==> design.v <==
module storage(input pclk,input we,input pwrite,input [31:0]paddr,input [31:0]pwdata,input [3:0]pstrb,output reg [31:0]prdata);
  reg [31:0]memory[0:31];
  always @(posedge pclk) begin
    if(we) begin
      		if(pstrb==4'b0) begin
            	memory[paddr[4:0]]<=pwdata;
            end
            else begin
              if (pstrb[0]) memory[paddr[4:0]][7:0]   <= pwdata[7:0];
            	if (pstrb[1]) memory[paddr[4:0]][15:8]  <= pwdata[15:8];
           		if (pstrb[2]) memory[paddr[4:0]][23:16] <= pwdata[23:16];
            	if (pstrb[3]) memory[paddr[4:0]][31:24] <= pwdata[31:24];
            end
    end
  end
  always @(*) begin
    if(pwrite) prdata=32'b0;
    else prdata=memory[paddr[4:0]];
  end
endmodule
module apb_slave( 
    input pclk,
    input psel,
    input penable,
    input preset, 
    input [31:0]paddr,
    input pwrite,
    input [2:0]pprot,
    input [31:0]pwdata,
    input [3:0]pstrb,
    output reg [31:0]prdata,
    output reg pslverr,
    output reg pready
  );
   reg ready;
   wire [31:0]rdata;
   storage m1(pclk,psel & penable & pwrite,pwrite,paddr,pwdata,pstrb,rdata);
   always @(*) begin
     ready=1'b0;
     if(psel & penable & pwrite) begin
            ready=~pready;
          end
     else if(psel & penable & ~pwrite) begin
            ready=~pready;
          end
     else if( ~penable) begin
            ready=1'b0;
          end
     pslverr=1'b0;
   end
   always @(posedge pclk)begin
     pready<=ready;
     prdata<=rdata;
   end   
 endmodule
module apb_master(
  input pclk, 
  input preset,
  input [31:0]paddr,
  input pwrite,
  input [2:0]pprot,
  input [31:0]pwdata,
  input [3:0]pstrb,
  output  reg[31:0]prdata,
  output pslverr,
  output reg penable,
  output reg [3:0]psel,
  output reg pready
);
  wire [31:0] prdata0,prdata1,prdata2,prdata3;
  wire pslverr0,pslverr1,pslverr2,pslverr3;
  wire pready0,pready1,pready2,pready3;
  apb_slave slave0 (pclk,psel[0],penable,preset,paddr,pwrite,pprot,pwdata,pstrb,prdata0,pslverr0,pready0);
  apb_slave slave1 (pclk,psel[1],penable,preset,paddr,pwrite,pprot,pwdata,pstrb,prdata1,pslverr1,pready1);
  apb_slave slave2 (pclk,psel[2],penable,preset,paddr,pwrite,pprot,pwdata,pstrb,prdata2,pslverr2,pready2);
  apb_slave slave3 (pclk,psel[3],penable,preset,paddr,pwrite,pprot,pwdata,pstrb,prdata3,pslverr3,pready3); 
  assign pslverr=pslverr0|pslverr1|pslverr2|pslverr3;
  reg [1:0]state,nextstate;
  parameter idle=2'b0,setup=2'd1,access=2'd2;
  always@(posedge pclk)begin
      if(~preset) state<=idle;
      else state<=nextstate;
  end
  always @(*) begin
    nextstate=idle;
    penable=1'b0;
    case (state)
      idle : begin
        penable=1'b0;
        if(|paddr) nextstate=setup;
        else nextstate=idle;
      end
      setup : begin
        penable=1'b0;
        if(|paddr) nextstate=access;
        else nextstate=idle;
      end
      access:  begin
        penable=1'b1;
        if ( (paddr!=4'b0) && (pready==1'b1)) nextstate=setup;
        else if( (paddr==4'b0) && (pready==1'b1)) nextstate=idle;
        else nextstate=access;
      end
       default nextstate=idle;
    endcase
    case (paddr[31:30])
        2'b00 : begin
                psel=4'b0001;
                prdata=prdata0;
                end
        2'b01 : begin
                psel=4'b0010;
                prdata=prdata1;
                end
        2'b10 : begin
                psel=4'b0100;
                prdata=prdata2;
                end
        2'b11 : begin
                psel=4'b1000;
                prdata=prdata3;
                end
    endcase
    pready=pready0|pready1|pready2|pready3;
  end
endmodule
==> run.sh <==
#!/bin/bash
# the make line also repeats each setting of config.mk as NAME=value (left out here)
make -C /OpenROAD-flow-scripts/flow DESIGN_CONFIG=/design/flow/config.mk WORK_HOME=/design/flow/orfs CLKGATE_MAP_FILE= finish
==> config.mk <==
export PLATFORM = sky130hd
export DESIGN_NAME = apb_master
export DESIGN_NICKNAME = apb_master
export VERILOG_FILES = /design/flow/design.v
export SDC_FILE = /design/flow/constraint.sdc
export NUM_CORES = 4
export LEC_CHECK = 0
export CAP_MARGIN = 20
export CORE_MARGIN = 2
export CORE_UTILIZATION = 72
export CTS_CLUSTER_DIAMETER = 396
export PLACE_DENSITY = 0.6
export SETUP_SLACK_MARGIN = 0.92
export SLEW_MARGIN = 20
==> constraint.sdc <==
create_clock -name core_clock -period 3.09 [get_ports {pclk}]
set_input_delay 0.6180 -clock core_clock [delete_from_list [all_inputs] [get_ports {pclk}]]
set_output_delay 0.6180 -clock core_clock [all_outputs]
set_load 0.01 [all_outputs]
==> results of run 1 <==
-- layout make-up --
cell class | instances | area [sq um]
diodes | 17 | 42.5
clock buffers | 526 | 11100
clock inverters | 196 | 2060
fillers | 9770 | 32100
inverters | 2 | 7.51
multi-input cells | 4114 | 35300
flip-flops and latches | 4231 | 126000
well taps | 2975 | 3720
repair buffers | 1071 | 12000
-- per-stage QoR --
stage	TNS, ns	utilization [%]	hold WS [ns]	setup WS [ns]
4_1_cts	0	85.4	0.00427	0.228
5_1_grt	0	85.5	0.0368	0.233
2_1_floorplan	0	-	0.390	0.591
3_5_place_dp	-0.842	79.4	0.413	-0.207
3_3_place_gp	-0.474	79.4	0.400	-0.103
6_report	0	85.5	0.0570	0.272
-- per-layer routing --
layer	GRT usage [%]	vias to the layer above	routed length, microns
met3	8.22	922	49500
met4	17.2	4	21200
met5	0	-	25
met1	52.6	45945	156000
met2	58.0	5844	203000
li1	-	37765	-
-- repair_timing --
action                                  in CTS  in global routing
pin swaps                                    1                  3
cloned                                       1                  0
endpoints found under the setup margin      68                149
buffers inserted                             4                  3
resized                                    235                 42
hold buffers                                 4                  0
hold endpoints to repair                    25                  0
==> Slide: Implementation Results, run 1 <==
Flow Results at a Glance

Logic synthesis
  – Synthesized Nets: 8992
  – Yosys stat area: 161000 sq um
  – Aoi share: 4.42%
  – Xor/xnor share: 0%
  – Library cells used by synthesis: 34
  – Adder-Cell Fraction of Synth Area: 0%
  – Cell count listed in synth_stat.txt: 8918
  – Post-Synthesis Cell Area: 161000 sq um
  – Count leader, synth: edfxtp_1
  – Number of enable flip-flop cells: 4096
  – Top cells, area: edfxtp_1, mux2i_1, o22ai_1
  – Mux contribution to synthesized area: 13.2%
  – Logic family by area: multiplexers
  – Synth top area share: 76.6%
  – Yosys warnings: 3
  – Top cells by count, synth: edfxtp_1, mux2i_1, o22ai_1
  – Seq share, synth: 78.2%
  – Area leader, netlist: edfxtp_1
  – Dominant register cell: edfxtp_1
  – Async SR Flop Fraction: 0%
  – Avg Cell Area, Syn: 18.0 sq um
  – Post-Synthesis Cells: 8918
  – Simple share: 2.57%
  – Register bit total from synthesis: 4231

Worst setup path
  – Critical path endpoint category: primary output
  – R2R cell count: 8
  – Worst setup endpoint: prdata[11]
  – Crit Path Max Fanout: 1
  – Reg-to-reg endpoint: slave0.m1.memory[8][18]
  – Setup crit start: slave3.prdata[11]
  – Critical Path Stages: 2
  – R2R Setup Slk: 0.94 ns
  – CP max stage cell: mux4_2
  – Worst flop-to-flop path startpoint: state[1]
  – CP Buf/Inv Count: 1
  – Critical path arrival: 2.20 ns
  – Worst-path cell chain: mux4_2, buf_6
  – CP max stage delay: 0.63 ns
  – Kind of critical path: reg -> out
  – Crit path max-delay family: multiplexers
  – Crit path DRT: 2.47 ns
  – Startpoint types: flop

Layout
  – Final std cells w/o fill: 13132
  – NumNets Final: 9902
  – Final instance area: 190000 sq um
  – Layout area overhead: 18.3%

GRT
  – GRT Overall Usage: 37.6%
  – Wire length of the first global-routing pass: 614000 microns
  – GR Overflow Total: 0
  – Initial antenna violation count: 20
  – Largest net degree at the start of global routing: 129
  – Vias in the first global route: 89598

Clocking
  – Clock transition at path regs: 0.06 ns
  – CTS H-Tree Depth: 5
  – Maximum clock insertion buffer count: 4
  – CTS tree: built
  – Clock latency (worst-skew pair): 1.00 ns
  – Cell at the root of the clock tree: clkbuf_16
  – Clock sink count: 4231
  – CTS buffer count: 408

Floorplan
  – Horiz. Die Dim: 476 microns
  – Num rows: 173
  – Ports: 113
  – Chip height: 476 microns
  – Core ar.: 222000 sq um
  – Die Area: 227000 sq um
  – Fp_density: 72.3%

Final timing
  – RSZ-0062 raised after global routing: yes
  – Min Clock Period, post-route: 2.82 ns
  – Final Hold Fails: 0
  – Clock Skew: 0.0383 ns
  – Max-slew headroom: 23.4%
  – Fmax: 355 MHz
  – Slew of the pin with the lowest slew margin: 1.15 ns
  – Max-slew violation count: 0
  – # setup viols final: 0
  – Final period utilization: 91.2%

Power and ir drop
  – Seq power: 63.2 mW
  – Comb pwr share: 4.9%
  – Switching portion of total power: 20.6%
  – Clock power share: 41.7%
  – Pwr Density: 623 nW/um^2
  – Lkg Pwr: 66.1 nW
  – Largest Pwr Group: sequential cells
  – Power in the clock group: 49.3 mW
  – Overall power: 118 mW
  – Part of the power in registers: 53.4%
  – Int Pwr: 94.0 mW
  – Max VDD drop: 0.781 mV
  – NetSw: 24.4 mW
  – Combinational power: 5.77 mW

Route
  – Vias per cell: 6.89
  – DRC viols: 0
  – Final wirelength: 429000 microns
  – Average wire per standard cell: 32.7 microns
  – Starting DRT DRC Count: 12896
  – Post-DRT Antenna Nets: 0
  – First-pass DRT Iterations: 6
  – Via count: 90480

Run status
  – Status: timing/DRC/antenna clean

Run
  – Max Cap Viol: 0
  – Tool warnings: 39

Min path
  – HP Start: paddr[31]
  – Worst hold path depth: 3
  – Hold Path Class: in -> reg
  – Hold worst-path end: slave1.pready

Place
  – Final RePlAce weighted congestion: 0.880
  – # port buffers: 108
  – # placed instances: 12381
  – Cell Area, Placed: 176000 sq um
  – DP HPWL: 265000 microns
==> inputs of run 2 (changes only) <==
- CAP_MARGIN: 20 -> 25
- CORE_ASPECT_RATIO: unset -> 0.9
- CORE_MARGIN: 2 -> 7
- CORE_UTILIZATION: 72 -> 43
- CTS_CLUSTER_DIAMETER: 396 -> unset
- GPL_TIMING_DRIVEN: unset -> 0
- PLACE_DENSITY: 0.6 -> unset
- PLACE_DENSITY_LB_ADDON: unset -> 0.24
- SETUP_SLACK_MARGIN: 0.92 -> 0.12
- SLEW_MARGIN: 20 -> 0
- clock period: 3.09 -> 3.31 ns (I/O delays scaled with it)
==> run 2 against run 1 <==
Compared with the run above: non-clock buffer count is 226 lower; die area is 72% higher; synthesized cell count stayed put; worst setup slack worse by 0.57 ns; critical path type is now in -> reg; critical path depth is 7 higher; design area is 1.6% lower; largest cell class unchanged; via count is 1.1% higher; power is 6.0% lower; the layout now fails its checks (setup timing); routed wire length is 25% higher.
==> Slide: Implementation Results, run 2 <==
Flow Results at a Glance

Power and ir drop
  – Int Pwr: 86.7 mW (-7.7%)
  – Seq power: 59.0 mW (-6.6%)
  – Overall power: 111 mW (-6.0%)
  – Largest Pwr Group: sequential cells
  – NetSw: 24.6 mW (+0.73%)
  – Max VDD drop: 0.515 mV (-34%)
  – Pwr Density: 595 nW/um^2 (-4.5%)
  – Clock power share: 41.6% (about the same)
  – Comb pwr share: 5.3% (+0.4 points)
  – Lkg Pwr: 63.2 nW (-4.4%)
  – Switching portion of total power: 22.1% (+1.5 points)
  – Part of the power in registers: 53.0% (-0.4 points)
  – Combinational power: 5.95 mW (+3%)
  – Power in the clock group: 46.3 mW (-6.1%)

Route
  – Vias per cell: 6.12 (-11%)
  – Final wirelength: 535000 microns (+25%)
  – Starting DRT DRC Count: 14423 (+12%)
  – Average wire per standard cell: 35.8 microns (+9.5%)
  – Post-DRT Antenna Nets: 0 (unchanged)
  – Via count: 91484 (+1.1%)
  – DRC viols: 0 (unchanged)
  – First-pass DRT Iterations: 6 (unchanged)

Logic synthesis
  – Adder-Cell Fraction of Synth Area: 0% (unchanged)
  – Library cells used by synthesis: 34 (unchanged)
  – Synthesized Nets: 8992 (unchanged)
  – Top cells by count, synth: edfxtp_1, mux2i_1, o22ai_1
  – Post-Synthesis Cells: 8918 (unchanged)
  – Yosys warnings: 3 (unchanged)
  – Count leader, synth: edfxtp_1
  – Yosys stat area: 161000 sq um (unchanged)
  – Number of enable flip-flop cells: 4096 (unchanged)
  – Async SR Flop Fraction: 0% (unchanged)
  – Aoi share: 4.42% (unchanged)
  – Area leader, netlist: edfxtp_1
  – Seq share, synth: 78.2% (unchanged)
  – Cell count listed in synth_stat.txt: 8918 (unchanged)
  – Top cells, area: edfxtp_1, mux2i_1, o22ai_1
  – Post-Synthesis Cell Area: 161000 sq um (unchanged)
  – Dominant register cell: edfxtp_1
  – Mux contribution to synthesized area: 13.2% (unchanged)
  – Synth top area share: 76.6% (unchanged)
  – Simple share: 2.57% (unchanged)
  – Logic family by area: multiplexers
  – Xor/xnor share: 0% (unchanged)
  – Register bit total from synthesis: 4231 (unchanged)
  – Avg Cell Area, Syn: 18.0 sq um (unchanged)

Worst setup path
  – CP dominant cell by count: buf_2
  – CP max stage cell: nor4_1
  – Crit path DRT: 4.09 ns (+1.62 ns)
  – Crit Path Max Fanout: 12 (+11)
  – Reg-to-reg endpoint: slave2.m1.memory[24][1]
  – R2R Setup Slk: -0.04 ns (-0.98 ns)
  – CP Buf/Inv Count: 5 (+4)
  – Setup crit start: paddr[4]
  – Crit path max-delay family: buffers and inverters
  – Startpoint types: input port
  – R2R cell count: 4 (-4)
  – Worst setup endpoint: slave0.prdata[4]
  – Critical Path Stages: 9 (+7)
  – Worst flop-to-flop path startpoint: state[1]
  – Kind of critical path: in -> reg
  – CP max stage delay: 0.90 ns (+0.27 ns)
  – Critical path arrival: 4.39 ns (+2.19 ns)
  – Critical path endpoint category: flop
  – Worst-path cell chain: clkdlybuf4s50_1, buf_2, buf_2, nand4b_1, buf_6, clkdlybuf4s15_2, o22ai_1, nor4_1, a21oi_1

Floorplan
  – Horiz. Die Dim: 658 microns (+38%)
  – Core ar.: 371000 sq um (+67%)
  – Num rows: 212 (+23%)
  – Fp_density: 43.3% (-29 points)
  – Ports: 113 (unchanged)
  – Die Area: 391000 sq um (+72%)
  – Chip height: 594 microns (+25%)

Place
  – # port buffers: 107 (-0.93%)
  – DP HPWL: 372000 microns (+40%)
  – Final RePlAce weighted congestion: 0.967 (+9.9%)

Layout
  – Final Util: 50.4% (-35 points)
  – NumNets Final: 9678 (-2.3%)
  – Layout area overhead: 16.4%

Min path
  – Hold Path Class: in -> reg
  – Hold worst-path end: slave0.m1.memory[18][29]
  – Worst hold path depth: 1 (-2)
  – HP Start: pwdata[29]

Clocking
  – Cell at the root of the clock tree: clkbuf_16
  – Maximum clock insertion buffer count: 4 (unchanged)
  – Clock latency (worst-skew pair): 0.99 ns (about the same)
  – CTS buffer count: 410 (+0.49%)
  – CTS tree: built
  – Cts hold-fix bufs: 0 (-4)
  – CTS H-Tree Depth: 5 (unchanged)
  – Clock transition at path regs: 0.07 ns (about the same)
  – Clock sink count: 4231 (unchanged)

GRT
  – GRT Overall Usage: 26.3% (-11 points)
  – Wire length of the first global-routing pass: 714000 microns (+16%)
  – GR Overflow Total: 0 (unchanged)
  – Vias in the first global route: 86451 (-3.5%)
  – Initial antenna violation count: 92 (+360%)
  – Largest net degree at the start of global routing: 109 (-16%)

Final timing
  – Final Hold Fails: 0 (unchanged)
  – RSZ-0062 raised after global routing: yes
  – Max-slew headroom: 15.2% (-8.2 points)
  – Fmax: 277 MHz
  – Clock Skew: 0.0499 ns (+0.0115 ns)
  – Min Clock Period, post-route: 3.61 ns
  – Setup ws final: -0.301 ns (-0.574 ns)
  – Max-slew violation count: 0 (unchanged)
  – Final period utilization: 109% (+18 points)
  – # setup viols final: 94 (+94)
  – Hold slack: 0.0583 ns (+0.00130 ns)
  – Slew of the pin with the lowest slew margin: 1.27 ns (+0.122 ns)

Run
  – Tool warnings: 53 (+36%)
  – Max Cap Viol: 0 (unchanged)

Run status
  – Status: complete, but fails checks
  – Failing Checks: setup timing
run 2: routing by layer:
layer | global-route usage [%] | share of wire (%) | routed length (microns)
met1 | 35.8 | 39 | 206000
met2 | 39.0 | 44 | 234000
met3 | 7.03 | 12 | 63900
met4 | 13.5 | 5.8 | 30900
met5 | 0 | 0.032 | 170
run 2: stage by stage:
step	setup TNS [ns]	setup WS (ns)	std cells	cell area [sq um]
global placement	-	-3.51	13947	168000
floorplan	0	0.710	8918	161000
finish	-3.83	-0.301	14940	187000
CTS	-33.37	-0.153	14840	186000
global route	-0.423	-0.0639	14885	187000
detailed placement	-5235.12	-2.08	14080	170000
run 2: final cells by class:
| cell class | count | area, sq um |
|---|---|---|
| antenna | 73 | 183 |
| buffer | 571 | 2860 |
| clock buffer | 506 | 10900 |
| clock inverter | 247 | 2310 |
| fill | 29841 | 184000 |
| inverter | 2 | 7.51 |
| multi-input combinational | 4114 | 35000 |
| sequential | 4231 | 126000 |
| tap | 4922 | 6160 |
| timing repair buffer | 274 | 3920 |
run 2: what timing repair did:
| item | CTS | global route |
|---|---|---|
| pin swaps | 3 | 7 |
| setup endpoints to repair | 3551 | 3485 |
| setup buffers | 6 | 16 |
| cloned | 1 | 0 |
| gates resized | 618 | 263 |
==> inputs of run 3 (changes only) <==
- CAP_MARGIN: 25 -> 20
- CORE_ASPECT_RATIO: 0.9 -> unset
- CORE_MARGIN: 7 -> 2
- CORE_UTILIZATION: 43 -> 72
- CTS_CLUSTER_DIAMETER: unset -> 378
- CTS_CLUSTER_SIZE: unset -> 20
- GPL_ROUTABILITY_DRIVEN: unset -> 0
- GPL_TIMING_DRIVEN: 0 -> unset
- HOLD_SLACK_MARGIN: unset -> 0.07
- PLACE_DENSITY_LB_ADDON: 0.24 -> 0.0
- SETUP_SLACK_MARGIN: 0.12 -> 0.91
- SLEW_MARGIN: 0 -> 20
- clock period: 3.31 -> 3.13 ns (I/O delays scaled with it)
==> run 3 against run 2 <==
Compared with the run above: now clean on timing, DRC and antenna; clock power decreased by 33%; critical endpoint is now prdata[23]; sequential power increased by 5.6%; routed wire length decreased by 22%; hold slack improved by 0.086 ns; die area decreased by 42%; design area decreased by 1.7%; critical path type is now reg -> out; critical path depth decreased by 7; global-route usage increased by 10 points.
==> Slide: Implementation Results, run 3 <==
Flow Results at a Glance

Logic synthesis
  – Number of enable flip-flop cells: 4096 (unchanged)
  – Cell count listed in synth_stat.txt: 8918 (unchanged)
  – Count leader, synth: edfxtp_1
  – Register bit total from synthesis: 4231 (unchanged)
  – Synth top area share: 76.6% (unchanged)
  – Top cells, area: edfxtp_1, mux2i_1, o22ai_1
  – Library cells used by synthesis: 34 (unchanged)
  – Area leader, netlist: edfxtp_1
  – Mux contribution to synthesized area: 13.2% (unchanged)
  – Simple share: 2.57% (unchanged)
  – Yosys stat area: 161000 sq um (unchanged)
  – Adder-Cell Fraction of Synth Area: 0% (unchanged)
  – Seq share, synth: 78.2% (unchanged)
  – Yosys warnings: 3 (unchanged)
  – Synthesized Nets: 8992 (unchanged)
  – Top cells by count, synth: edfxtp_1, mux2i_1, o22ai_1
  – Post-Synthesis Cell Area: 161000 sq um (unchanged)
  – Avg Cell Area, Syn: 18.0 sq um (unchanged)
  – Logic family by area: multiplexers
  – Post-Synthesis Cells: 8918 (unchanged)
  – Async SR Flop Fraction: 0% (unchanged)
  – Aoi share: 4.42% (unchanged)
  – Dominant register cell: edfxtp_1
  – Xor/xnor share: 0% (unchanged)

Run
  – Tool warnings: 44 (-17%)
  – Max Cap Viol: 0 (unchanged)

Worst setup path
  – R2R Setup Slk: 1.18 ns (+1.22 ns)
  – CP max stage cell: mux4_2
  – Worst flop-to-flop path startpoint: state[1]
  – CP Buf/Inv Count: 1 (-4)
  – Crit path max-delay family: multiplexers
  – Critical path arrival: 2.09 ns (-2.30 ns)
  – Reg-to-reg endpoint: slave0.m1.memory[10][15]
  – R2R cell count: 6 (+2)
  – Crit path DRT: 2.50 ns (-1.59 ns)
  – Kind of critical path: reg -> out
  – Critical path endpoint category: primary output
  – CP max stage delay: 0.62 ns (-0.28 ns)
  – Worst-path cell chain: mux4_2, buf_6
  – Setup crit start: slave3.prdata[23]
  – Crit Path Max Fanout: 1 (-11)
  – Startpoint types: flop
  – Critical Path Stages: 2 (-7)
  – Worst setup endpoint: prdata[23]

Min path
  – HP Start: paddr[30]
  – Hold worst-path end: slave0.pready
  – Worst hold path depth: 3 (+2)
  – Hold Path Class: in -> reg

Clocking
  – Maximum clock insertion buffer count: 3 (-1)
  – Clock transition at path regs: 0.09 ns (+0.02 ns)
  – CTS H-Tree Depth: 4 (-1)
  – CTS tree: built
  – Clock sink count: 4231 (unchanged)
  – CTS buffer count: 229 (-44%)
  – Clock latency (worst-skew pair): 0.91 ns (-0.08 ns)
  – Cell at the root of the clock tree: clkbuf_16

GRT
  – GRT Overall Usage: 36.3% (+10 points)
  – Vias in the first global route: 86138 (-0.36%)
  – GR Overflow Total: 0 (unchanged)
  – Initial antenna violation count: 22 (-76%)
  – Largest net degree at the start of global routing: 129 (+18%)
  – Wire length of the first global-routing pass: 593000 microns (-17%)

Final timing
  – RSZ-0062 raised after global routing: yes
  – Min Clock Period, post-route: 2.71 ns
  – Final period utilization: 86.7% (-22 points)
  – Hold slack: 0.145 ns (+0.0864 ns)
  – Max-slew violation count: 0 (unchanged)
  – Fmax: 369 MHz
  – Max-slew headroom: 37.7% (+22 points)
  – Clock Skew: 0.0225 ns (-0.0274 ns)
  – # setup viols final: 0 (-100%)
  – Slew of the pin with the lowest slew margin: 0.935 ns (-0.337 ns)
  – Final Hold Fails: 0 (unchanged)

Power and ir drop
  – Pwr Density: 540 nW/um^2 (-9.3%)
  – Clock power share: 31.4% (-10 points)
  – Largest Pwr Group: sequential cells
  – Combinational power: 5.66 mW (-4.9%)
  – Seq power: 62.3 mW (+5.6%)
  – Switching portion of total power: 21.0% (-1.1 points)
  – Max VDD drop: 0.695 mV (+35%)
  – Power in the clock group: 31.2 mW (-33%)
  – Int Pwr: 78.4 mW (-9.6%)
  – Comb pwr share: 5.7% (+0.4 points)
  – Lkg Pwr: 62.7 nW (-0.74%)
  – Part of the power in registers: 62.8% (+9.8 points)
  – NetSw: 20.8 mW (-15%)

Route
  – DRC viols: 0 (unchanged)
  – Final wirelength: 416000 microns (-22%)
  – Via count: 88001 (-3.8%)
  – First-pass DRT Iterations: 7 (+1)
  – Starting DRT DRC Count: 12251 (-15%)
  – Vias per cell: 6.88 (+12%)
  – Post-DRT Antenna Nets: 0 (unchanged)
  – Average wire per standard cell: 32.5 microns (-9.1%)

Floorplan
  – Chip height: 476 microns (-20%)
  – Horiz. Die Dim: 476 microns (-28%)
  – Ports: 113 (unchanged)
  – Core ar.: 222000 sq um (-40%)
  – Fp_density: 72.3% (+29 points)
  – Die Area: 227000 sq um (-42%)
  – Num rows: 173 (-18%)

Layout
  – NumNets Final: 9692 (+0.14%)
  – Layout area overhead: 14.4%
  – Final Util: 82.7% (+32 points)

Place
  – DP HPWL: 266000 microns (-29%)
  – # port buffers: 108 (+0.93%)

Run status
  – Status: timing/DRC/antenna clean
## run 3: layer usage
layer / track usage (%) / part of all wire, % / up-vias
met2: 56.9 / 48 / 5208
met4: 17.1 / 5.2 / 4
met5: 0 / 0.0062 / -
met3: 6.33 / 10 / 852
met1: 50.8 / 37 / 44743
li1: - / - / 37194
## run 3: metrics by stage
stage / worst slack (ns) / instance area, sq um / cells / total power [mW] / TNS, ns
floorplan: 0.635 / 164000 / 8918 / 66.0 / 0
global placement: -0.0835 / 177000 / 12352 / 69.0 / -0.204
detailed placement: -0.132 / 177000 / 12352 / 69.1 / -0.628
CTS: 0.370 / 184000 / 12771 / 99.1 / 0
global route: 0.403 / 184000 / 12789 / 101 / 0
finish: 0.417 / 184000 / 12796 / 99.2 / 0
## run 3: what timing repair did
item                                    4_1_cts  5_1_grt
buffers inserted                              1        5
endpoints found under the setup margin       43       51
hold buffers                                  4        0
pin swaps                                     1        2
endpoints found under the hold margin        22        0
gates resized                               229       21
## run 3: area by class of cell
cell class	instances	area (sq um)
Antenna cell	20	50.0
Clock buffer	404	6520
Clock inverter	10	116
Fill cell	10714	38400
Inverter	2	7.51
Multi-Input combinational cell	4114	35600
Sequential cell	4231	126000
Tap cell	2975	3720
Timing Repair Buffer	1040	11900
==> inputs of run 4 (changes only) <==
- CORE_UTILIZATION: 72 -> 70
- CTS_CLUSTER_DIAMETER: 378 -> unset
- CTS_CLUSTER_SIZE: 20 -> unset
- GPL_ROUTABILITY_DRIVEN: 0 -> unset
- HOLD_SLACK_MARGIN: 0.07 -> unset
- PLACE_DENSITY_LB_ADDON: 0.0 -> 0.01
- SETUP_SLACK_MARGIN: 0.91 -> 1.02
- clock period: 3.13 -> 3.48 ns (I/O delays scaled with it)
==> run 4 against run 3 <==
Compared with the run above: still clean on timing, DRC and antenna; area after synthesis unchanged; critical path type unchanged; clock-buffer cell count up 124; sequential power down about 10%; routed wire length up 1.3%.
==> Slide: Implementation Results, run 4 <==
Flow Results at a Glance

Worst setup path
  – Crit path DRT: 2.78 ns (+0.28 ns)
  – CP Buf/Inv Count: 1 (unchanged)
  – Worst flop-to-flop path startpoint: state[1]
  – Worst setup endpoint: prdata[21]
  – Setup crit start: slave0.prdata[21]
  – CP max stage delay: 0.62 ns (about the same)
  – Crit path max-delay family: multiplexers
  – CP max stage cell: mux4_2
  – Critical Path Stages: 2 (unchanged)
  – Reg-to-reg endpoint: slave0.m1.memory[9][2]
  – Crit Path Max Fanout: 2 (+1)
  – Critical path endpoint category: primary output
  – Critical path arrival: 2.16 ns (+0.07 ns)
  – Kind of critical path: reg -> out
  – R2R Setup Slk: 1.12 ns (-0.06 ns)
  – R2R cell count: 6 (unchanged)
  – Worst-path cell chain: mux4_2, buf_6
  – Startpoint types: flop

Logic synthesis
  – Count leader, synth: edfxtp_1
  – Dominant register cell: edfxtp_1
  – Post-Synthesis Cells: 8918 (unchanged)
  – Top cells, area: edfxtp_1, mux2i_1, o22ai_1
  – Library cells used by synthesis: 34 (unchanged)
  – Post-Synthesis Cell Area: 161000 sq um (unchanged)
  – Logic family by area: multiplexers
  – Async SR Flop Fraction: 0% (unchanged)
  – Synth top area share: 76.6% (unchanged)
  – Seq share, synth: 78.2% (unchanged)
  – Yosys stat area: 161000 sq um (unchanged)
  – Number of enable flip-flop cells: 4096 (unchanged)
  – Area leader, netlist: edfxtp_1
  – Avg Cell Area, Syn: 18.0 sq um (unchanged)
  – Mux contribution to synthesized area: 13.2% (unchanged)
  – Aoi share: 4.42% (unchanged)
  – Top cells by count, synth: edfxtp_1, mux2i_1, o22ai_1
  – Synthesized Nets: 8992 (unchanged)
  – Register bit total from synthesis: 4231 (unchanged)
  – Cell count listed in synth_stat.txt: 8918 (unchanged)
  – Adder-Cell Fraction of Synth Area: 0% (unchanged)
  – Yosys warnings: 3 (unchanged)
  – Xor/xnor share: 0% (unchanged)
  – Simple share: 2.57% (unchanged)

Power and ir drop
  – Pwr Density: 563 nW/um^2 (+4.3%)
  – Comb pwr share: 4.6% (-1.1 points)
  – Part of the power in registers: 53.7% (-9.1 points)
  – NetSw: 21.5 mW (+3.6%)
  – Clock power share: 41.6% (+10 points)
  – Switching portion of total power: 20.6% (-0.36 points)
  – Combinational power: 4.84 mW (-14%)
  – Max VDD drop: 0.701 mV (+0.81%)
  – Int Pwr: 83.0 mW (+5.9%)
  – Seq power: 56.1 mW (-10%)
  – Lkg Pwr: 64.7 nW (+3.2%)
  – Power in the clock group: 43.5 mW (+39%)
  – Largest Pwr Group: sequential cells

Final timing
  – Max-slew violation count: 0 (unchanged)
  – RSZ-0062 raised after global routing: yes
  – Max-slew headroom: 19.4% (-18 points)
  – Fmax: 350 MHz
  – Setup TNS: 0 ns (unchanged)
  – Final period utilization: 82.0% (-4.6 points)
  – Clock Skew: 0.0401 ns (+0.0177 ns)
  – Slew of the pin with the lowest slew margin: 1.21 ns (+0.273 ns)
  – # setup viols final: 0 (unchanged)
  – Min Clock Period, post-route: 2.85 ns
  – Final Hold Fails: 0 (unchanged)

GRT
  – Vias in the first global route: 87091 (+1.1%)
  – Largest net degree at the start of global routing: 115 (-11%)
  – GR Overflow Total: 0 (unchanged)
  – Initial antenna violation count: 30 (+36%)
  – Wire length of the first global-routing pass: 600000 microns (+1.2%)
  – GRT Overall Usage: 35.7% (-0.63 points)

Min path
  – HP Start: pwdata[3]
  – Hold Path Class: in -> reg
  – Worst hold path depth: 1 (-2)
  – Hold worst-path end: slave2.m1.memory[7][3]

Place
  – # port buffers: 108 (unchanged)
  – Final RePlAce weighted congestion: 0.872
  – # placed instances: 12297 (-0.45%)
  – DP HPWL: 258000 microns (-2.8%)

Run status
  – Status: timing/DRC/antenna clean

Layout
  – NumNets Final: 9782 (+0.93%)
  – Final std cells w/o fill: 13055 (+2.0%)
  – Layout area overhead: 15.5%

Floorplan
  – Core ar.: 228000 sq um (+2.5%)
  – Horiz. Die Dim: 483 microns (+1.4%)
  – Chip height: 483 microns (+1.4%)
  – Fp_density: 70.5% (-1.8 points)
  – Ports: 113 (unchanged)
  – Num rows: 175 (+1.2%)
  – Die Area: 233000 sq um (+2.8%)

Clocking
  – Clock transition at path regs: 0.06 ns (-0.03 ns)
  – Cell at the root of the clock tree: clkbuf_16
  – CTS H-Tree Depth: 5 (+1)
  – CTS buffer count: 409 (+79%)
  – Maximum clock insertion buffer count: 4 (+1)
  – Clock sink count: 4231 (unchanged)
  – CTS tree: built
  – Clock latency (worst-skew pair): 0.99 ns (+0.08 ns)

Route
  – Starting DRT DRC Count: 12727 (+3.9%)
  – Vias per cell: 6.81 (-0.91%)
  – Final wirelength: 421000 microns (+1.3%)
  – Average wire per standard cell: 32.3 microns (-0.70%)
  – Post-DRT Antenna Nets: 0 (unchanged)
  – First-pass DRT Iterations: 8 (+1)
  – Via count: 88962 (+1.1%)
  – DRC viols: 0 (unchanged)

Run
  – Max Cap Viol: 0 (unchanged)
  – Tool warnings: 37 (-16%)
-- run 4: layout make-up --
cell class | instances | area (sq um)
antenna | 16 | 40.0
sequential | 4231 | 126000
fill | 11218 | 42100
timing repair buffer | 950 | 9280
inverter | 2 | 7.51
tap | 3009 | 3760
multi-input combinational | 4114 | 33600
clock inverter | 205 | 1980
clock buffer | 528 | 11100
-- run 4: repair_timing --
item	in CTS	in global routing
endpoints found under the setup margin	910	104
hold endpoints to repair	0	0
buffers inserted	4	5
pin swaps	1	1
hold buffers	0	0
resized	239	26
-- run 4: per-layer routing --
metal	track usage, %	vias to the layer above	routed length [microns]
li1	-	37455	-
met1	50.6	45250	158000
met2	55.6	5410	199000
met3	6.56	843	45200
met4	15.3	4	19500
met5	0	-	23
-- run 4: through the flow --
| step | utilization [%] | area, sq um | setup WS (ns) | total power, mW | hold slack [ns] |
|---|---|---|---|---|---|
| 6_report | 81.5 | 186000 | 0.625 | 105 | 0.124 |
| 5_1_grt | 81.5 | 186000 | 0.626 | 107 | 0.0938 |
| 4_1_cts | 81.4 | 185000 | 0.597 | 105 | 0.0926 |
| 3_5_place_dp | 75.6 | 172000 | -0.111 | 61.9 | 0.406 |
| 3_3_place_gp | 75.6 | 172000 | -0.102 | 61.8 | 0.400 |
| 2_1_floorplan | - | 161000 | 0.911 | 59.3 | 0.390 |
==> inputs of run 5 (changes only) <==
- CORE_UTILIZATION: 70 -> 24
- PLACE_DENSITY: unset -> 0.6
- PLACE_DENSITY_LB_ADDON: 0.01 -> unset
- SETUP_SLACK_MARGIN: 1.02 -> unset
- clock period: 3.48 -> 8.72 ns (I/O delays scaled with it)
==> run 5 against run 4 <==
Compared with the run above: power down 60%; worst setup slack better by 2.0 ns; hold slack gained 0.29 ns; sequential share of layout area about the same; non-clock buffer count is 674 lower; die area rose to 2.9 times the previous value; combinational power decreased by 63%; critical path depth is 2 higher; global-route usage fell by 24 points; flip-flop count unchanged.
==> Slide: Implementation Results, run 5 <==
Flow Results at a Glance

Run status
  – Status: timing/DRC/antenna clean

Place
  – # port buffers: 108 (unchanged)
  – DP HPWL: 254000 microns (-1.7%)
  – Final RePlAce weighted congestion: 0.785 (-10%)

Logic synthesis
  – Yosys stat area: 161000 sq um (unchanged)
  – Avg Cell Area, Syn: 18.0 sq um (unchanged)
  – Cell count listed in synth_stat.txt: 8918 (unchanged)
  – Adder-Cell Fraction of Synth Area: 0% (unchanged)
  – Number of enable flip-flop cells: 4096 (unchanged)
  – Register bit total from synthesis: 4231 (unchanged)
  – Mux contribution to synthesized area: 13.2% (unchanged)
  – Aoi share: 4.42% (unchanged)
  – Seq share, synth: 78.2% (unchanged)
  – Count leader, synth: edfxtp_1
  – Area leader, netlist: edfxtp_1
  – Synth top area share: 76.6% (unchanged)
  – Post-Synthesis Cells: 8918 (unchanged)
  – Xor/xnor share: 0% (unchanged)
  – Simple share: 2.57% (unchanged)
  – Dominant register cell: edfxtp_1
  – Top cells, area: edfxtp_1, mux2i_1, o22ai_1
  – Top cells by count, synth: edfxtp_1, mux2i_1, o22ai_1
  – Library cells used by synthesis: 34 (unchanged)
  – Logic family by area: multiplexers
  – Synthesized Nets: 8992 (unchanged)
  – Yosys warnings: 3 (unchanged)
  – Async SR Flop Fraction: 0% (unchanged)
  – Post-Synthesis Cell Area: 161000 sq um (unchanged)

Run
  – Tool warnings: 55 (+49%)
  – Max Cap Viol: 0 (unchanged)

Final timing
  – Clock Skew: 0.0494 ns (+0.00922 ns)
  – Fmax: 165 MHz
  – Final Hold Fails: 0 (unchanged)
  – RSZ-0062 raised after global routing: no
  – Max-slew headroom: 17.8% (-1.6 points)
  – Min Clock Period, post-route: 6.06 ns
  – Slew of the pin with the lowest slew margin: 1.22 ns (+0.0129 ns)
  – Max-slew violation count: 0 (unchanged)
  – Setup TNS: 0 ns (unchanged)
  – # setup viols final: 0 (unchanged)
  – Final period utilization: 69.5% (-13 points)

Worst setup path
  – R2R cell count: 4 (-2)
  – Setup crit start: paddr[30]
  – Crit path DRT: 6.98 ns (+4.20 ns)
  – CP max stage delay: 0.91 ns (+0.29 ns)
  – Crit path max-delay family: buffers and inverters
  – CP Buf/Inv Count: 3 (+2)
  – R2R Setup Slk: 5.47 ns (+4.35 ns)
  – Reg-to-reg endpoint: slave1.m1.memory[19][3]
  – Critical path endpoint category: primary output
  – CP max stage cell: clkdlybuf4s50_1
  – Critical Path Stages: 4 (+2)
  – Kind of critical path: in -> out
  – Critical path arrival: 4.31 ns (+2.15 ns)
  – Worst-path cell chain: buf_4, buf_4, mux4_2, clkdlybuf4s50_1
  – Worst flop-to-flop path startpoint: state[1]
  – Startpoint types: input port
  – Worst setup endpoint: prdata[17]
  – Crit Path Max Fanout: 24 (+22)
  – CP dominant cell by count: buf_4

Clocking
  – Clock transition at path regs: 0.06 ns (about the same)
  – Post-CTS Resized: 0 (-100%)
  – CTS H-Tree Depth: 5 (unchanged)
  – Cts hold-fix bufs: 0 (unchanged)
  – Clock latency (worst-skew pair): 0.98 ns (about the same)
  – CTS tree: built
  – CTS buffer count: 414 (+1.2%)
  – Clock sink count: 4231 (unchanged)
  – Maximum clock insertion buffer count: 4 (unchanged)
  – Post-CTS Setup Bufs: 0 (-4)
  – Cell at the root of the clock tree: clkbuf_16

Power and ir drop
  – NetSw: 8.86 mW (-59%)
  – Max VDD drop: 0.158 mV (-77%)
  – Switching portion of total power: 21.1% (+0.52 points)
  – Int Pwr: 33.1 mW (-60%)
  – Lkg Pwr: 60.6 nW (-6.3%)
  – Power in the clock group: 17.8 mW (-59%)
  – Seq power: 22.4 mW (-60%)
  – Pwr Density: 226 nW/um^2 (-60%)
  – Part of the power in registers: 53.4% (-0.3 points)
  – Comb pwr share: 4.3% (-0.3 points)
  – Clock power share: 42.3% (+0.7 points)
  – Combinational power: 1.79 mW (-63%)
  – Largest Pwr Group: sequential cells

Layout
  – Layout area overhead: 15.5% (about the same)
  – Logic area: 32800 sq um (-2.6%)
  – Final Util: 27.8% (-54 points)
  – NumNets Final: 9113 (-6.8%)
  – # fillers: 66080 (+490%)
  – Register area: 126000 sq um (about the same)

Route
  – Average wire per standard cell: 23.5 microns (-27%)
  – Post-DRT Antenna Nets: 0 (unchanged)
  – Via count: 83506 (-6.1%)
  – Vias per cell: 4.56 (-33%)
  – Starting DRT DRC Count: 9472 (-26%)
  – First-pass DRT Iterations: 5 (-3)
  – Final wirelength: 431000 microns (+2.3%)
  – DRC viols: 0 (unchanged)

GRT
  – Wire length of the first global-routing pass: 604000 microns (+0.67%)
  – GRT Overall Usage: 12.1% (-24 points)
  – Vias in the first global route: 80524 (-7.5%)
  – GR Overflow Total: 0 (unchanged)
  – Initial antenna violation count: 43 (+43%)
  – Largest net degree at the start of global routing: 126 (+9.6%)

Min path
  – Hold worst-path end: slave3.pready
  – Worst hold path depth: 1 (unchanged)
  – HP Start: slave3.pready
  – Hold Path Class: reg -> reg

Floorplan
  – Chip height: 822 microns (+70%)
  – Ports: 113 (unchanged)
  – Horiz. Die Dim: 822 microns (+70%)
  – Die Area: 676000 sq um (+190%)
  – Fp_density: 24.1% (-46 points)
  – Core ar.: 667000 sq um (+190%)
  – Num rows: 300 (+71%)
run 5: per-layer routing:
metal	wire, microns	vias up	global-route usage, %
met2	198000	3397	19.1
met5	41	-	0
met1	187000	43294	17.1
met3	35300	578	2.26
met4	10600	6	3.26
li1	-	36231	-
run 5: layout make-up:
type / instances / area share (%)
diodes: 17 / 0.0229
clock buffers: 563 / 6.12
clock inverters: 207 / 1.10
inverters: 2 / 0.00404
multi-input cells: 4114 / 17.6
flip-flops and latches: 4231 / 67.7
well taps: 8909 / 6.01
repair buffers: 276 / 1.38
run 5: through the flow:
step	instance area (sq um)	hold slack (ns)	total power, mW	std cells	setup WS (ns)
after detailed placement	172000	0.407	24.6	17531	2.63
after global placement	172000	0.399	24.6	17530	2.63
final	186000	0.416	41.9	18319	2.66
after global routing	186000	0.427	43.0	18302	2.56
after CTS	186000	0.415	42.1	18301	2.63
after floorplan	161000	0.390	23.7	8918	3.96
==> inputs of run 6 (changes only) <==
- CORE_UTILIZATION: 24 -> 45
- clock period: 8.72 -> 6.29 ns (I/O delays scaled with it)
==> run 6 against run 5 <==
Compared with the run above: via count fell by 0.21%; global-route usage rose by 11 points; largest cell class unchanged; design area fell by 2.3%; sequential share of layout area rose by 1.6 points; critical endpoint is now prdata[18]; hold slack improved by 0.00060 ns; critical path type unchanged; power rose by 40%.
==> Slide: Implementation Results, run 6 <==
Flow Results at a Glance

Layout
  – Final Util: 51.0% (+23 points)
  – Final instance area: 181000 sq um (-2.3%)
  – Final std cells w/o fill: 14194 (-23%)
  – NumNets Final: 9148 (+0.38%)
  – # fillers: 28524 (-57%)
  – Layout area overhead: 12.8%

Clocking
  – Clock transition at path regs: 0.06 ns (about the same)
  – CTS H-Tree Depth: 5 (unchanged)
  – Clock latency (worst-skew pair): 0.97 ns (about the same)
  – Post-CTS Setup Bufs: 0 (unchanged)
  – Clock sink count: 4231 (unchanged)
  – Cts hold-fix bufs: 0 (unchanged)
  – CTS buffer count: 422 (+1.9%)
  – CTS tree: built
  – Maximum clock insertion buffer count: 4 (unchanged)
  – Cell at the root of the clock tree: clkbuf_16
  – Post-CTS Resized: 0 (unchanged)

GRT
  – Initial antenna violation count: 42 (-2.3%)
  – GR Overflow Total: 0 (unchanged)
  – Largest net degree at the start of global routing: 135 (+7.1%)
  – Vias in the first global route: 81679 (+1.4%)
  – Wire length of the first global-routing pass: 597000 microns (-1.1%)
  – GRT Overall Usage: 22.9% (+11 points)

Final timing
  – Hold slack: 0.417 ns (+0.000604 ns)
  – Max-slew violation count: 0 (unchanged)
  – Max-slew headroom: 17.8% (about the same)
  – Clock Skew: 0.0571 ns (+0.00774 ns)
  – Setup ws final: 1.47 ns (-1.19 ns)
  – Final period utilization: 76.6% (+7.1 points)
  – Setup TNS: 0 ns (unchanged)
  – RSZ-0062 raised after global routing: no
  – Slew of the pin with the lowest slew margin: 1.23 ns (+0.00884 ns)
  – Final Hold Fails: 0 (unchanged)
  – Min Clock Period, post-route: 4.82 ns
  – Fmax: 208 MHz
  – # setup viols final: 0 (unchanged)

Logic synthesis
  – Top cells by count, synth: edfxtp_1, mux2i_1, o22ai_1
  – Library cells used by synthesis: 34 (unchanged)
  – Simple share: 2.57% (unchanged)
  – Cell count listed in synth_stat.txt: 8918 (unchanged)
  – Register bit total from synthesis: 4231 (unchanged)
  – Synthesized Nets: 8992 (unchanged)
  – Aoi share: 4.42% (unchanged)
  – Logic family by area: multiplexers
  – Mux contribution to synthesized area: 13.2% (unchanged)
  – Number of enable flip-flop cells: 4096 (unchanged)
  – Post-Synthesis Cells: 8918 (unchanged)
  – Synth top area share: 76.6% (unchanged)
  – Count leader, synth: edfxtp_1
  – Seq share, synth: 78.2% (unchanged)
  – Avg Cell Area, Syn: 18.0 sq um (unchanged)
  – Adder-Cell Fraction of Synth Area: 0% (unchanged)
  – Top cells, area: edfxtp_1, mux2i_1, o22ai_1
  – Area leader, netlist: edfxtp_1
  – Yosys warnings: 3 (unchanged)
  – Xor/xnor share: 0% (unchanged)
  – Post-Synthesis Cell Area: 161000 sq um (unchanged)
  – Dominant register cell: edfxtp_1
  – Async SR Flop Fraction: 0% (unchanged)
  – Yosys stat area: 161000 sq um (unchanged)

Power and ir drop
  – NetSw: 12.3 mW (+38%)
  – Power in the clock group: 25.3 mW (+42%)
  – Part of the power in registers: 52.8% (-0.6 points)
  – Int Pwr: 46.5 mW (+41%)
  – Max VDD drop: 0.258 mV (+63%)
  – Combinational power: 2.43 mW (+36%)
  – Comb pwr share: 4.1% (-0.2 points)
  – Pwr Density: 324 nW/um^2 (+44%)
  – Switching portion of total power: 20.9% (-0.26 points)
  – Largest Pwr Group: sequential cells
  – Seq power: 31.1 mW (+39%)
  – Lkg Pwr: 61.1 nW (+0.73%)
  – Clock power share: 43.0% (+0.7 points)
  – Overall power: 58.8 mW (+40%)

Min path
  – HP Start: slave3.pready
  – Hold worst-path end: slave3.pready
  – Worst hold path depth: 1 (unchanged)
  – Hold Path Class: reg -> reg

Floorplan
  – Horiz. Die Dim: 601 microns (-27%)
  – Chip height: 601 microns (-27%)
  – Die Area: 362000 sq um (-46%)
  – Core ar.: 356000 sq um (-47%)
  – Ports: 113 (unchanged)
  – Num rows: 219 (-27%)
  – Fp_density: 45.2% (+21 points)

Worst setup path
  – R2R cell count: 4 (unchanged)
  – CP max stage cell: buf_2
  – Reg-to-reg endpoint: slave2.m1.memory[29][10]
  – Critical path arrival: 3.56 ns (-0.75 ns)
  – Startpoint types: input port
  – CP max stage delay: 0.69 ns (-0.22 ns)
  – Crit path DRT: 5.03 ns (-1.95 ns)
  – Setup crit start: paddr[31]
  – Worst-path cell chain: buf_2, buf_4, mux4_2, clkdlybuf4s50_1
  – R2R Setup Slk: 3.41 ns (-2.06 ns)
  – Crit Path Max Fanout: 22 (-8.3%)
  – Worst setup endpoint: prdata[18]
  – Worst flop-to-flop path startpoint: state[1]
  – Critical Path Stages: 4 (unchanged)
  – CP Buf/Inv Count: 3 (unchanged)
  – Kind of critical path: in -> out
  – Critical path endpoint category: primary output
  – Crit path max-delay family: buffers and inverters

Run
  – Max Cap Viol: 0 (unchanged)
  – Tool warnings: 70 (+27%)

Route
  – Via count: 83327 (-0.21%)
  – Vias per cell: 5.87 (+29%)
  – First-pass DRT Iterations: 25 (+20)
  – Average wire per standard cell: 30.0 microns (+27%)
  – Final wirelength: 426000 microns (-1.3%)
  – Starting DRT DRC Count: 9242 (-2.4%)
  – DRC viols: 0 (unchanged)
  – Post-DRT Antenna Nets: 0 (unchanged)

Place
  – # placed instances: 13400 (-24%)
  – Worst slack, placed: 0.830 ns (-1.80 ns)
  – DP HPWL: 256000 microns (+0.69%)
  – Cell Area, Placed: 167000 sq um (-2.8%)
  – Final RePlAce weighted congestion: 0.831 (+5.8%)
  – # port buffers: 108 (unchanged)

Run status
  – Status: timing/DRC/antenna clean
run 6: area by class of cell:
type                    instances  area (sq um)  area share (%)
well taps                    4751          5940            3.28
inverters                       2          7.51         0.00414
multi-input cells            4114         32700            18.0
diodes                         17          42.5          0.0235
clock inverters               204          2340            1.29
repair buffers                303          2980            1.64
clock buffers                 572         11600            6.40
flip-flops and latches       4231        126000            69.3
run 6: layer usage:
metal | vias to the layer above | part of all wire, % | GRT usage (%)
met5 | - | 0.012 | 0
met4 | 8 | 3.5 | 7.79
met3 | 614 | 7.1 | 3.39
met2 | 3086 | 48 | 37.0
met1 | 43365 | 42 | 31.8
li1 | 36254 | - | -
==> inputs of run 7 (changes only) <==
- CORE_UTILIZATION: 45 -> 68
- CTS_CLUSTER_DIAMETER: unset -> 203
- SETUP_SLACK_MARGIN: unset -> 1.04
- clock period: 6.29 -> 8.0 ns (I/O delays scaled with it)
==> run 7 against run 6 <==
Compared with the run above: still clean on timing, DRC and antenna; sequential power down 22%; first-iteration DRC count is 16% higher; die area is 34% lower; core utilization increased by 25 points; flip-flop count unchanged; worst setup slack improved by 1.2 ns; clock skew decreased by 0.012 ns.
==> Slide: Implementation Results, run 7 <==
Flow Results at a Glance

Run status
  – Status: timing/DRC/antenna clean

Run
  – Tool warnings: 76 (+8.6%)
  – Max Cap Viol: 0 (unchanged)

GRT
  – Global routing usage on met1: 48.6% (+17 points)
  – Met2 usage: 52.3% (+15 points)
  – Wire length of the first global-routing pass: 577000 microns (-3.4%)
  – Initial antenna violation count: 33 (-21%)
  – GRT Overall Usage: 33.8% (+11 points)
  – Largest net degree at the start of global routing: 130 (-3.7%)
  – GR peak layer: met2
  – Met3 Track Usage GR: 6.49% (+3.1 points)
  – GR Overflow Total: 0 (unchanged)
  – Vias in the first global route: 81397 (-0.35%)

Logic synthesis
  – Avg Cell Area, Syn: 18.0 sq um (unchanged)
  – Number of enable flip-flop cells: 4096 (unchanged)
  – Post-Synthesis Cells: 8918 (unchanged)
  – Logic family by area: multiplexers
  – Adder-Cell Fraction of Synth Area: 0% (unchanged)
  – Cell count listed in synth_stat.txt: 8918 (unchanged)
  – Mux contribution to synthesized area: 13.2% (unchanged)
  – Post-Synthesis Cell Area: 161000 sq um (unchanged)
  – Count leader, synth: edfxtp_1
  – Top cells by count, synth: edfxtp_1, mux2i_1, o22ai_1
  – Aoi share: 4.42% (unchanged)
  – Dominant register cell: edfxtp_1
  – Yosys stat area: 161000 sq um (unchanged)
  – Yosys warnings: 3 (unchanged)
  – Synth top area share: 76.6% (unchanged)
  – Area leader, netlist: edfxtp_1
  – Xor/xnor share: 0% (unchanged)
  – Simple share: 2.57% (unchanged)
  – Top cells, area: edfxtp_1, mux2i_1, o22ai_1
  – Seq share, synth: 78.2% (unchanged)
  – Synthesized Nets: 8992 (unchanged)
  – Library cells used by synthesis: 34 (unchanged)
  – Register bit total from synthesis: 4231 (unchanged)
  – Async SR Flop Fraction: 0% (unchanged)

Worst setup path
  – CP max stage cell: mux4_2
  – Crit path max-delay family: buffers and inverters
  – Crit path DRT: 6.40 ns (+1.37 ns)
  – Critical path arrival: 3.77 ns (+0.21 ns)
  – CP max stage delay: 0.78 ns (+0.09 ns)
  – Kind of critical path: in -> out
  – R2R Setup Slk: 4.73 ns (+1.32 ns)
  – Worst setup endpoint: prdata[11]
  – Setup crit start: paddr[30]
  – R2R cell count: 5 (+1)
  – Critical Path Stages: 3 (-1)
  – Worst-path cell chain: buf_4, mux4_2, clkdlybuf4s50_1
  – Reg-to-reg endpoint: slave2.m1.memory[29][13]
  – Worst flop-to-flop path startpoint: state[1]
  – Crit Path Max Fanout: 39 (+77%)
  – CP Buf/Inv Count: 2 (-1)
  – Startpoint types: input port
  – Critical path endpoint category: primary output

Clocking
  – Clock sink count: 4231 (unchanged)
  – Post-CTS Resized: 0 (unchanged)
  – CTS H-Tree Depth: 5 (unchanged)
  – Post-CTS Setup Bufs: 0 (unchanged)
  – Clock latency (worst-skew pair): 1.01 ns (+0.04 ns)
  – CTS tree: built
  – Maximum clock insertion buffer count: 4 (unchanged)
  – CTS buffer count: 417 (-1.2%)
  – Cts hold-fix bufs: 0 (unchanged)
  – Clock transition at path regs: 0.06 ns (about the same)
  – Cell at the root of the clock tree: clkbuf_16

Place
  – # placed instances: 11770 (-12%)
  – Cell Area, Placed: 165000 sq um (-1.4%)
  – # port buffers: 108 (unchanged)
  – Final RePlAce weighted congestion: 0.836 (+0.59%)
  – DP HPWL: 242000 microns (-5.4%)

Floorplan
  – Die Area: 240000 sq um (-34%)
  – Chip height: 490 microns (-19%)
  – Core ar.: 235000 sq um (-34%)
  – Ports: 113 (unchanged)
  – Horiz. Die Dim: 490 microns (-19%)
  – Fp_density: 68.4% (+23 points)
  – Num rows: 178 (-19%)

Power and ir drop
  – Int Pwr: 36.0 mW (-23%)
  – Seq power: 24.4 mW (-22%)
  – Max VDD drop: 0.238 mV (-7.9%)
  – Lkg Pwr: 60.5 nW (-0.90%)
  – Part of the power in registers: 53.9% (+1.1 points)
  – Combinational power: 1.89 mW (-22%)
  – Pwr Density: 254 nW/um^2 (-22%)
  – Clock power share: 42.0% (-1.0 points)
  – Switching portion of total power: 20.6% (-0.31 points)
  – NetSw: 9.32 mW (-24%)
  – Largest Pwr Group: sequential cells
  – Power in the clock group: 19.0 mW (-25%)
  – Comb pwr share: 4.2% (about the same)

Final timing
  – Fmax: 186 MHz
  – Final period utilization: 67.1% (-9.5 points)
  – Final Hold Fails: 0 (unchanged)
  – Max-slew headroom: 21.4% (+3.6 points)
  – Slew of the pin with the lowest slew margin: 1.17 ns (-0.0551 ns)
  – Max-slew violation count: 0 (unchanged)
  – Setup TNS: 0 ns (unchanged)
  – Min Clock Period, post-route: 5.37 ns
  – Hold slack: 0.415 ns (-0.00124 ns)
  – Clock Skew: 0.0456 ns (-0.0115 ns)
  – # setup viols final: 0 (unchanged)
  – RSZ-0062 raised after global routing: no

Min path
  – Hold worst-path end: slave0.pready
  – Worst hold path depth: 1 (unchanged)
  – HP Start: slave0.pready
  – Hold Path Class: reg -> reg

Route
  – Final wirelength: 411000 microns (-3.3%)
  – DRC viols: 0 (unchanged)
  – Vias per cell: 6.73 (+15%)
  – Average wire per standard cell: 32.8 microns (+9.3%)
  – Post-DRT Antenna Nets: 0 (unchanged)
  – First-pass DRT Iterations: 5 (-80%)
  – Starting DRT DRC Count: 10687 (+16%)
  – Via count: 84520 (+1.4%)

Layout
  – # fillers: 13439 (-53%)
  – Layout area overhead: 10.9%
  – NumNets Final: 9113 (-0.38%)
  – Final instance area: 178000 sq um (-1.7%)
  – Final std cells w/o fill: 12551 (-12%)
  – Final Util: 75.8% (+25 points)
[run 7: layout make-up]
type	instances	area [sq um]	area share, %
clock buffer	555	11300	6.36
multi-input combinational	4114	32700	18.4
clock inverter	196	1920	1.08
tap	3150	3940	2.21
timing repair buffer	273	2520	1.41
sequential	4231	126000	70.5
antenna	30	75.1	0.0421
inverter	2	7.51	0.00421
[run 7: layer usage]
metal	vias up	part of all wire, %
li1	36178	-
met1	43323	39
met2	4330	47
met3	685	9.6
met4	4	3.8
met5	-	0.0070
[run 7: per-stage QoR]
step	setup slack (ns)	total power, mW
after floorplan	3.53	25.8
after global placement	2.25	26.7
after detailed placement	2.22	26.7
after CTS	2.62	45.4
after global routing	2.61	46.3
final	2.63	45.3
==> inputs of run 8 (changes only) <==
- CORE_UTILIZATION: 68 -> 72
- CTS_CLUSTER_DIAMETER: 203 -> 400
- SETUP_SLACK_MARGIN: 1.04 -> 0.56
- clock period: 8.0 -> 3.24 ns (I/O delays scaled with it)
==> run 8 against run 7 <==
Compared with the run above: clock skew is 0.010 ns lower; first-iteration DRC count is 14% higher; non-clock buffer count is 1093 higher; critical path type is now reg -> out; still clean; via count is 7.4% higher; synthesized cell count stayed put.
==> Slide: Implementation Results, run 8 <==
Flow Results at a Glance

Logic synthesis
  – Avg Cell Area, Syn: 18.0 sq um (unchanged)
  – Mux contribution to synthesized area: 13.2% (unchanged)
  – Synth top area share: 76.6% (unchanged)
  – Count leader, synth: edfxtp_1
  – Number of enable flip-flop cells: 4096 (unchanged)
  – Cell count listed in synth_stat.txt: 8918 (unchanged)
  – Aoi share: 4.42% (unchanged)
  – Seq share, synth: 78.2% (unchanged)
  – Yosys stat area: 161000 sq um (unchanged)
  – Simple share: 2.57% (unchanged)
  – Area leader, netlist: edfxtp_1
  – Post-Synthesis Cells: 8918 (unchanged)
  – Top cells by count, synth: edfxtp_1, mux2i_1, o22ai_1
  – Yosys warnings: 3 (unchanged)
  – Library cells used by synthesis: 34 (unchanged)
  – Synthesized Nets: 8992 (unchanged)
  – Register bit total from synthesis: 4231 (unchanged)
  – Post-Synthesis Cell Area: 161000 sq um (unchanged)
  – Dominant register cell: edfxtp_1
  – Async SR Flop Fraction: 0% (unchanged)
  – Logic family by area: multiplexers
  – Adder-Cell Fraction of Synth Area: 0% (unchanged)
  – Xor/xnor share: 0% (unchanged)
  – Top cells, area: edfxtp_1, mux2i_1, o22ai_1

GRT
  – Wire length of the first global-routing pass: 608000 microns (+5.5%)
  – Largest net degree at the start of global routing: 129 (-0.77%)
  – Vias in the first global route: 89964 (+11%)
  – GRT Overall Usage: 37.2% (+3.4 points)
  – Initial antenna violation count: 31 (-6.1%)
  – GR Overflow Total: 0 (unchanged)

Clocking
  – Maximum clock insertion buffer count: 4 (unchanged)
  – Clock transition at path regs: 0.06 ns (about the same)
  – Clock sink count: 4231 (unchanged)
  – CTS H-Tree Depth: 5 (unchanged)
  – CTS buffer count: 410 (-1.7%)
  – CTS tree: built
  – Clock latency (worst-skew pair): 0.98 ns (-0.03 ns)
  – Cell at the root of the clock tree: clkbuf_16

Worst setup path
  – R2R Setup Slk: 0.77 ns (-3.96 ns)
  – Critical path arrival: 2.14 ns (-1.63 ns)
  – Crit path DRT: 2.59 ns (-3.81 ns)
  – Kind of critical path: reg -> out
  – Worst-path cell chain: mux4_2, buf_6
  – R2R cell count: 6 (+1)
  – CP Buf/Inv Count: 1 (-1)
  – Setup crit start: slave2.prdata[15]
  – Reg-to-reg endpoint: slave3.m1.memory[7][9]
  – Crit path max-delay family: multiplexers
  – Startpoint types: flop
  – CP max stage cell: mux4_2
  – Worst flop-to-flop path startpoint: state[1]
  – Critical path endpoint category: primary output
  – CP max stage delay: 0.59 ns (-0.19 ns)
  – Worst setup endpoint: prdata[15]
  – Crit Path Max Fanout: 1 (-97%)
  – Critical Path Stages: 2 (-1)

Place
  – # port buffers: 108 (unchanged)
  – DP HPWL: 264000 microns (+9.1%)
  – Worst slack, placed: -0.0385 ns (-2.26 ns)
  – Final RePlAce weighted congestion: 0.881 (+5.4%)
  – # placed instances: 12686 (+7.8%)

Run
  – Tool warnings: 54 (-29%)
  – Max Cap Viol: 0 (unchanged)

Power and ir drop
  – Combinational power: 5.38 mW (+180%)
  – Seq power: 60.3 mW (+150%)
  – Switching portion of total power: 20.5% (-0.10 points)
  – Largest Pwr Group: sequential cells
  – Lkg Pwr: 67.0 nW (+11%)
  – Int Pwr: 89.5 mW (+150%)
  – Pwr Density: 598 nW/um^2 (+140%)
  – Max VDD drop: 0.825 mV (+250%)
  – Clock power share: 41.6% (-0.4 points)
  – Power in the clock group: 46.8 mW (+150%)
  – Part of the power in registers: 53.6% (-0.3 points)
  – NetSw: 23.0 mW (+150%)
  – Comb pwr share: 4.8% (+0.6 points)

Layout
  – Register area: 126000 sq um (about the same)
  – NumNets Final: 10199 (+12%)
  – Logic area: 32700 sq um (about the same)
  – Final Util: 84.7% (+8.9 points)
  – Layout area overhead: 17.1%
  – # fillers: 10344 (-23%)
  – Final std cells w/o fill: 13445 (+7.1%)

Final timing
  – # setup viols final: 0 (unchanged)
  – Fmax: 359 MHz
  – Final period utilization: 86.0% (+19 points)
  – Min Clock Period, post-route: 2.79 ns
  – Setup ws final: 0.455 ns (-2.18 ns)
  – Final Hold Fails: 0 (unchanged)
  – Hold slack: 0.139 ns (-0.276 ns)
  – Max-slew headroom: 25.6% (+4.2 points)
  – Slew of the pin with the lowest slew margin: 1.12 ns (-0.0593 ns)
  – RSZ-0062 raised after global routing: yes
  – Clock Skew: 0.0355 ns (-0.0101 ns)
  – Max-slew violation count: 0 (unchanged)

Route
  – Post-DRT Antenna Nets: 0 (unchanged)
  – Starting DRT DRC Count: 12131 (+14%)
  – Via count: 90811 (+7.4%)
  – First-pass DRT Iterations: 6 (+1)
  – Average wire per standard cell: 31.7 microns (-3.4%)
  – Vias per cell: 6.75 (+0.30%)
  – Final wirelength: 426000 microns (+3.4%)
  – DRC viols: 0 (unchanged)

Min path
  – Hold Path Class: in -> reg
  – HP Start: pwdata[16]
  – Worst hold path depth: 1 (unchanged)
  – Hold worst-path end: slave2.m1.memory[4][16]

Floorplan
  – Fp_density: 72.3% (+4.0 points)
  – Num rows: 173 (-2.8%)
  – Die Area: 227000 sq um (-5.5%)
  – Core ar.: 222000 sq um (-5.5%)
  – Chip height: 476 microns (-2.8%)
  – Horiz. Die Dim: 476 microns (-2.8%)
  – Ports: 113 (unchanged)

Run status
  – Status: timing/DRC/antenna clean
-- run 8: what timing repair did --
item	4_1_cts	5_1_grt
hold endpoints to repair	1	0
resized	213	8
pin swaps	0	1
hold buffers	1	0
buffers inserted	0	1
endpoints found under the setup margin	34	31
-- run 8: per-stage QoR --
step | instance area [sq um] | setup TNS, ns | power [mW]
4_1_cts | 188000 | 0 | 113
2_1_floorplan | 161000 | 0 | 63.7
3_5_place_dp | 175000 | -0.278 | 66.7
5_1_grt | 188000 | 0 | 115
6_report | 188000 | 0 | 113
3_3_place_gp | 175000 | -0.521 | 66.5
-- run 8: cell type report --
class,instances,area share (%)
inverter,2,0.00399
sequential,4231,66.8
antenna,21,0.0279
timing repair buffer,1366,6.81
clock buffer,540,5.91
multi-input combinational,4114,17.4
tap,2975,1.98
clock inverter,196,1.06
-- run 8: routing by layer --
layer | part of all wire [%] | global-route usage (%)
met4 | 5.4 | 18.0
met1 | 37 | 51.5
met5 | 0.036 | 0
met2 | 48 | 58.3
met3 | 10 | 6.94
==> inputs of run 9 (changes only) <==
- CELL_PAD_IN_SITES_DETAIL_PLACEMENT: unset -> 2
- CELL_PAD_IN_SITES_GLOBAL_PLACEMENT: unset -> 1
- CORE_UTILIZATION: 72 -> 40
- CTS_CLUSTER_DIAMETER: 400 -> unset
- HOLD_SLACK_MARGIN: unset -> 0.28
- PLACE_DENSITY: 0.6 -> unset
- SETUP_SLACK_MARGIN: 0.56 -> unset
- clock period: 3.24 -> 8.0 ns (I/O delays scaled with it)
==> run 9 against run 8 <==
Compared with the run above: power shrank 58%; non-clock buffer count decreased by 1093; flip-flop count did not move; routed wire length grew 28%; still clean; clock power decreased by 55%; combinational power fell by 62%; area after synthesis is the same; hold slack gained 0.28 ns; worst setup slack improved by 2.0 ns.
==> Slide: Implementation Results, run 9 <==
Flow Results at a Glance

Run status
  – Status: timing/DRC/antenna clean

Clocking
  – Maximum clock insertion buffer count: 4 (unchanged)
  – Clock latency (worst-skew pair): 1.02 ns (+0.04 ns)
  – Post-CTS Resized: 0 (-100%)
  – Cell at the root of the clock tree: clkbuf_16
  – CTS buffer count: 439 (+7.1%)
  – CTS H-Tree Depth: 5 (unchanged)
  – Clock sink count: 4231 (unchanged)

Min path
  – Hold Path Class: reg -> reg
  – Hold worst-path end: slave3.pready
  – HP Start: slave3.pready
  – Worst hold path depth: 1 (unchanged)

Power and ir drop
  – NetSw: 10.6 mW (-54%)
  – Clock power share: 44.3% (+2.7 points)
  – Power in the clock group: 21.0 mW (-55%)
  – Largest Pwr Group: sequential cells
  – Lkg Pwr: 61.2 nW (-8.6%)
  – Combinational power: 2.07 mW (-62%)

Final timing
  – Clock Skew: 0.0373 ns (+0.00182 ns)
  – Slew of the pin with the lowest slew margin: 1.22 ns (+0.104 ns)
  – Max-slew headroom: 17.9% (-7.7 points)
  – # setup viols final: 0 (unchanged)
  – Min Clock Period, post-route: 5.58 ns
  – Fmax: 179 MHz
  – Final period utilization: 69.7% (-16 points)
  – Setup ws final: 2.42 ns (+1.97 ns)
  – Final Hold Fails: 0 (unchanged)
  – RSZ-0062 raised after global routing: no

Worst setup path
  – Worst-path cell chain: buf_4, buf_4, mux4_2, clkdlybuf4s50_1
  – Kind of critical path: in -> out
  – Setup crit start: paddr[30]
  – CP Buf/Inv Count: 3 (+2)
  – CP max stage delay: 0.71 ns (+0.12 ns)
  – Crit path max-delay family: buffers and inverters
  – Worst setup endpoint: prdata[17]
  – R2R cell count: 4 (-2)
  – Worst flop-to-flop path startpoint: state[1]
  – CP max stage cell: mux4_2

Logic synthesis
  – Simple share: 2.57% (unchanged)
  – Mux contribution to synthesized area: 13.2% (unchanged)
  – Synthesized Nets: 8992 (unchanged)
  – Xor/xnor share: 0% (unchanged)
  – Post-Synthesis Cell Area: 161000 sq um (unchanged)
  – Yosys stat area: 161000 sq um (unchanged)
  – Post-Synthesis Cells: 8918 (unchanged)
  – Adder-Cell Fraction of Synth Area: 0% (unchanged)
  – Avg Cell Area, Syn: 18.0 sq um (unchanged)
  – Register bit total from synthesis: 4231 (unchanged)
  – Logic family by area: multiplexers
  – Synth top area share: 76.6% (unchanged)
  – Async SR Flop Fraction: 0% (unchanged)
  – Yosys warnings: 3 (unchanged)
  – Library cells used by synthesis: 34 (unchanged)
  – Cell count listed in synth_stat.txt: 8918 (unchanged)

Floorplan
  – Horiz. Die Dim: 638 microns (+34%)
  – Ports: 113 (unchanged)
  – Core ar.: 400000 sq um (+80%)
  – Num rows: 232 (+34%)

Layout
  – NumNets Final: 9135 (-10%)
  – # fillers: 36375 (+250%)
  – Final instance area: 182000 sq um (-3.1%)

Place
  – # port buffers: 108 (unchanged)
  – Cell Area, Placed: 168000 sq um (-4.1%)

Run
  – Tool warnings: 66 (+22%)

GRT
  – Largest net degree at the start of global routing: 128 (-0.78%)
  – Vias in the first global route: 94715 (+5.3%)
  – GRT Overall Usage: 26.0% (-11 points)
  – Initial antenna violation count: 59 (+90%)

Route
  – Post-DRT Antenna Nets: 0 (unchanged)
  – Starting DRT DRC Count: 8648 (-29%)
  – First-pass DRT Iterations: 5 (-1)
==> run 9: per-stage QoR <==
stage	instances	util, %
after floorplan	8918	-
after global placement	13879	41.9
after detailed placement	13881	41.9
after CTS	14703	45.6
after global routing	14714	45.6
final	14735	45.6
==> run 9: per-layer routing <==
| layer | global-route usage, % | wire (microns) |
|---|---|---|
| met1 | 33.4 | 218000 |
| met2 | 44.8 | 275000 |
| met4 | 9.11 | 19800 |
| met3 | 4.02 | 33500 |
| met5 | 0 | 74 |
==> run 9: layout make-up <==
type / instances / area [sq um] / area share [%]
sequential: 4231 / 126000 / 69.0
multi-input combinational: 4114 / 32800 / 18.0
clock buffer: 597 / 12100 / 6.66
tap: 5265 / 6590 / 3.61
timing repair buffer: 273 / 2680 / 1.47
clock inverter: 225 / 2330 / 1.28
antenna: 28 / 70.1 / 0.0384
inverter: 2 / 7.51 / 0.00412
Power and IR drop assume default switching activity.
